## pepper
==> flow/design.v <==
`timescale 1ns / 1ps
module rrc_filter #(
	parameter WIDTH = 9
)(
	input logic clk,
	input logic rst,
	input logic signed [WIDTH-1:0] filter_in,
	output logic signed [WIDTH-1:0] filter_out
);
	logic signed [WIDTH-1:0] shift_reg_out [0:31];
	logic signed [2*WIDTH-1:0] mul_sum [0:32];
	logic signed [23:0] acc_sum;
	integer i;
	always @(posedge clk or posedge rst) begin
		if(rst) begin
			for(i = 0; i < 32; i=i+1) begin
				shift_reg_out[i] <= 9'b0;
			end
		end
		else begin
			shift_reg_out[0] <= filter_in;
			for(i = 0; i < 31; i=i+1) begin
				shift_reg_out[i+1] <= shift_reg_out[i];
			end
		end
	end
	multiplier_9b #(.WIDTH(9)) MUL0(.mul_in(filter_in), .coefficient(9'd0), .mul_out(mul_sum[0]));
	multiplier_9b #(.WIDTH(9)) MUL1(.mul_in(shift_reg_out[0]), .coefficient(-9'd1), .mul_out(mul_sum[1]));
	multiplier_9b #(.WIDTH(9)) MUL2(.mul_in(shift_reg_out[1]), .coefficient(9'd1),.mul_out(mul_sum[2]));
	multiplier_9b #(.WIDTH(9)) MUL3(.mul_in(shift_reg_out[2]), .coefficient(9'd0),.mul_out(mul_sum[3]));
	multiplier_9b #(.WIDTH(9)) MUL4(.mul_in(shift_reg_out[3]), .coefficient(-9'd1),.mul_out(mul_sum[4]));
	multiplier_9b #(.WIDTH(9)) MUL5(.mul_in(shift_reg_out[4]), .coefficient(9'd2),.mul_out(mul_sum[5]));
	multiplier_9b #(.WIDTH(9)) MUL6(.mul_in(shift_reg_out[5]), .coefficient(9'd0),.mul_out(mul_sum[6]));
	multiplier_9b #(.WIDTH(9)) MUL7(.mul_in(shift_reg_out[6]), .coefficient(-9'd2),.mul_out(mul_sum[7]));
	multiplier_9b #(.WIDTH(9)) MUL8(.mul_in(shift_reg_out[7]), .coefficient(9'd2),.mul_out(mul_sum[8]));
	multiplier_9b #(.WIDTH(9)) MUL9(.mul_in(shift_reg_out[8]), .coefficient(9'd0),.mul_out(mul_sum[9]));
	multiplier_9b #(.WIDTH(9)) MUL10(.mul_in(shift_reg_out[9]), .coefficient(-9'd6),.mul_out(mul_sum[10]));
	multiplier_9b #(.WIDTH(9)) MUL11(.mul_in(shift_reg_out[10]), .coefficient(9'd8),.mul_out(mul_sum[11]));
	multiplier_9b #(.WIDTH(9)) MUL12(.mul_in(shift_reg_out[11]), .coefficient(9'd10),.mul_out(mul_sum[12]));
	multiplier_9b #(.WIDTH(9)) MUL13(.mul_in(shift_reg_out[12]), .coefficient(-9'd28),.mul_out(mul_sum[13]));
	multiplier_9b #(.WIDTH(9)) MUL14(.mul_in(shift_reg_out[13]), .coefficient(-9'd14),.mul_out(mul_sum[14]));
	multiplier_9b #(.WIDTH(9)) MUL15(.mul_in(shift_reg_out[14]), .coefficient(9'd111),.mul_out(mul_sum[15]));
	multiplier_9b #(.WIDTH(9)) MUL16(.mul_in(shift_reg_out[15]), .coefficient(9'd196),.mul_out(mul_sum[16]));
	multiplier_9b #(.WIDTH(9)) MUL17(.mul_in(shift_reg_out[16]), .coefficient(9'd111),.mul_out(mul_sum[17]));
	multiplier_9b #(.WIDTH(9)) MUL18(.mul_in(shift_reg_out[17]), .coefficient(-9'd14),.mul_out(mul_sum[18]));
	multiplier_9b #(.WIDTH(9)) MUL19(.mul_in(shift_reg_out[18]), .coefficient(-9'd28),.mul_out(mul_sum[19]));
	multiplier_9b #(.WIDTH(9)) MUL20(.mul_in(shift_reg_out[19]), .coefficient(9'd10),.mul_out(mul_sum[20]));
	multiplier_9b #(.WIDTH(9)) MUL21(.mul_in(shift_reg_out[20]), .coefficient(9'd8),.mul_out(mul_sum[21]));
	multiplier_9b #(.WIDTH(9)) MUL22(.mul_in(shift_reg_out[21]), .coefficient(-9'd6),.mul_out(mul_sum[22]));
	multiplier_9b #(.WIDTH(9)) MUL23(.mul_in(shift_reg_out[22]), .coefficient(9'd0),.mul_out(mul_sum[23]));
	multiplier_9b #(.WIDTH(9)) MUL24(.mul_in(shift_reg_out[23]), .coefficient(9'd2),.mul_out(mul_sum[24]));
	multiplier_9b #(.WIDTH(9)) MUL25(.mul_in(shift_reg_out[24]), .coefficient(-9'd2),.mul_out(mul_sum[25]));
	multiplier_9b #(.WIDTH(9)) MUL26(.mul_in(shift_reg_out[25]), .coefficient(9'd0),.mul_out(mul_sum[26]));
	multiplier_9b #(.WIDTH(9)) MUL27(.mul_in(shift_reg_out[26]), .coefficient(9'd2),.mul_out(mul_sum[27]));
	multiplier_9b #(.WIDTH(9)) MUL28(.mul_in(shift_reg_out[27]), .coefficient(-9'd1),.mul_out(mul_sum[28]));
	multiplier_9b #(.WIDTH(9)) MUL29(.mul_in(shift_reg_out[28]), .coefficient(9'd0),.mul_out(mul_sum[29]));
	multiplier_9b #(.WIDTH(9)) MUL30(.mul_in(shift_reg_out[29]), .coefficient(9'd1),.mul_out(mul_sum[30]));
	multiplier_9b #(.WIDTH(9)) MUL31(.mul_in(shift_reg_out[30]), .coefficient(-9'd1),.mul_out(mul_sum[31]));
	multiplier_9b #(.WIDTH(9)) MUL32(.mul_in(shift_reg_out[31]), .coefficient(9'd0),.mul_out(mul_sum[32]));
	always_comb begin : accumulate_sum
		acc_sum = mul_sum[0] + mul_sum[1] + mul_sum[2] + mul_sum[3] + mul_sum[4] + 
		mul_sum[5] + mul_sum[6] + mul_sum[7] + mul_sum[8] + mul_sum[9] + 
		mul_sum[10] + mul_sum[11] + mul_sum[12] + mul_sum[13] + mul_sum[14] + 
		mul_sum[15] + mul_sum[16] + mul_sum[17] + mul_sum[18] + mul_sum[19] + 
		mul_sum[20] + mul_sum[21] + mul_sum[22] + mul_sum[23] + mul_sum[24] + 
		mul_sum[25] + mul_sum[26] + mul_sum[27] + mul_sum[28] + mul_sum[29] + 
		mul_sum[30] + mul_sum[31] + mul_sum[32];  
	end
	logic signed [15:0] trunc_frac_sum;
	assign trunc_frac_sum = acc_sum[23:8];
	always_ff @( posedge clk or posedge rst ) begin : blockName
		if(rst) begin
			filter_out <= 0;
		end
		else if(trunc_frac_sum > 255) begin
			filter_out <= 255;
		end
		else if(trunc_frac_sum < -256) begin
			filter_out <= -256;
		end
		else begin
			filter_out <= trunc_frac_sum;
		end
	end
endmodule
module multiplier_9b #(
	parameter WIDTH = 9
)(
	input logic signed [WIDTH-1:0] mul_in,
	input logic signed [WIDTH-1:0] coefficient,
	output logic signed [2*WIDTH-1:0] mul_out
);
	assign mul_out = mul_in * coefficient;
endmodule
make LEC_CHECK=0 ABC_AREA=1 CAP_MARGIN=20 CORE_MARGIN=2 CORE_UTILIZATION=72 CTS_CLUSTER_SIZE=100 PLACE_DENSITY_LB_ADDON=0.16 SETUP_SLACK_MARGIN=1.65 SLEW_MARGIN=20 finish   # period 5.86 ns
run.sh (not shown) runs the stock make flow with config.mk's settings and CLKGATE_MAP_FILE=.
Layout checks on pepper: not met. Flow itself completed; violations: negative setup slack.
Inputs modified between pepper and violet:
- a deleted ABC_AREA that had been 1
- a deleted PLACE_DENSITY_LB_ADDON that had been 0.16
- a deleted SETUP_SLACK_MARGIN that had been 1.65
- a change of CORE_UTILIZATION from 72 to 71
- a deleted CTS_CLUSTER_SIZE that had been 100
- a change of the clock period (ns, I/O delays scaled along) from 5.86 to 8.33
==> comparison <==
Each of pepper and violet falls short of a clean finish. violet ran in full, but the layout does not pass; the checks complain about negative setup slack. | pepper | all stages done | FAIL | negative setup slack |. Going from pepper to violet, critical path depth down 3; area of the synthesized netlist per yosys stat moved down. On worst endpoint data arrival time: violet sits below pepper. pepper has a higher met2 global-route usage than violet. Per the comparison of violet with pepper, area after synthesis dropped 270 um2, layout-stage area growth over the synthesis result shows a reduction of 2.8 points, and-or/or-and share of the synthesized area increased 1.8 points. Sequential fraction of total cell area (lower): pepper. Lower first-iteration DRC count among pepper and violet: violet. Re count of final setup violators: no difference whatsoever between violet and pepper.

========
Starts from the design.v that is shown in full above.
clock: 5.7 ns
lec_check: 0
abc_area: 1
cap_margin: 20
core_margin: 2
core_utilization: 45
gpl_routability_driven: 1
place_density_lb_addon: 0.23
setup_slack_margin: -0.28
slew_margin: 15
The starting point finished but fails on setup timing.
Next try:
ABC_AREA = default   (was 1)
CORE_UTILIZATION = 40   (was 45)
GPL_ROUTABILITY_DRIVEN = default   (was 1)
PLACE_DENSITY_LB_ADDON = default   (was 0.23)
SETUP_SLACK_MARGIN = default   (was -0.28)
SLEW_MARGIN = 20   (was 15)
clock period = 10.2 ns   (was 5.7 ns; I/O delays follow)
What happened: The changed run passed the timing, DRC and antenna checks. Worst setup slack gets better by 3700 ps. Die size is higher by 11%. Non-clock buffer count is lower by 426. Synthesized area is lower by 1.1%. Critical path depth is lower by 6.
Next try:
ABC_AREA = 1   (was default)
CORE_UTILIZATION = 72   (was 40)
PLACE_DENSITY = 0.41   (was default)
clock period = 5.65 ns   (was 10.2 ns; I/O delays follow)
The new run finished but failed the layout checks on setup timing. Global-route usage came out higher by 24 points. Area after synthesis came out higher by 1.1%. Setup slack got worse by 4000 ps. Worst hold slack got worse by 5.8 ps. Count of clock-buffer cells in the layout came out lower by 9. Clock skew came out higher by 5.0 ps. Die area came out lower by 43%.
Next try:
ABC_AREA = default   (was 1)
CORE_UTILIZATION = 38   (was 72)
PLACE_DENSITY = default   (was 0.41)
clock period = 10.2 ns   (was 5.65 ns; I/O delays follow)
Outcome:
- Now the flow ran to the end with no violations
- via count shrinks by 20%
- count of clock-buffer cells in the layout is unchanged
- synthesized area falls by 1.1%
- die area goes up by 85%
- maximum frequency came out lower by 5.5%
Next try:
CORE_UTILIZATION = 72   (was 38)
clock period = 11.6 ns   (was 10.2 ns; I/O delays follow)
What happened:
- global-route usage came out higher by 15 points
- sequential share of layout area came out higher by 1.3 points
- non-clock buffer count came out lower by 67
- critical path depth came out lower by 3
- worst hold slack is worse by 5.8 ps
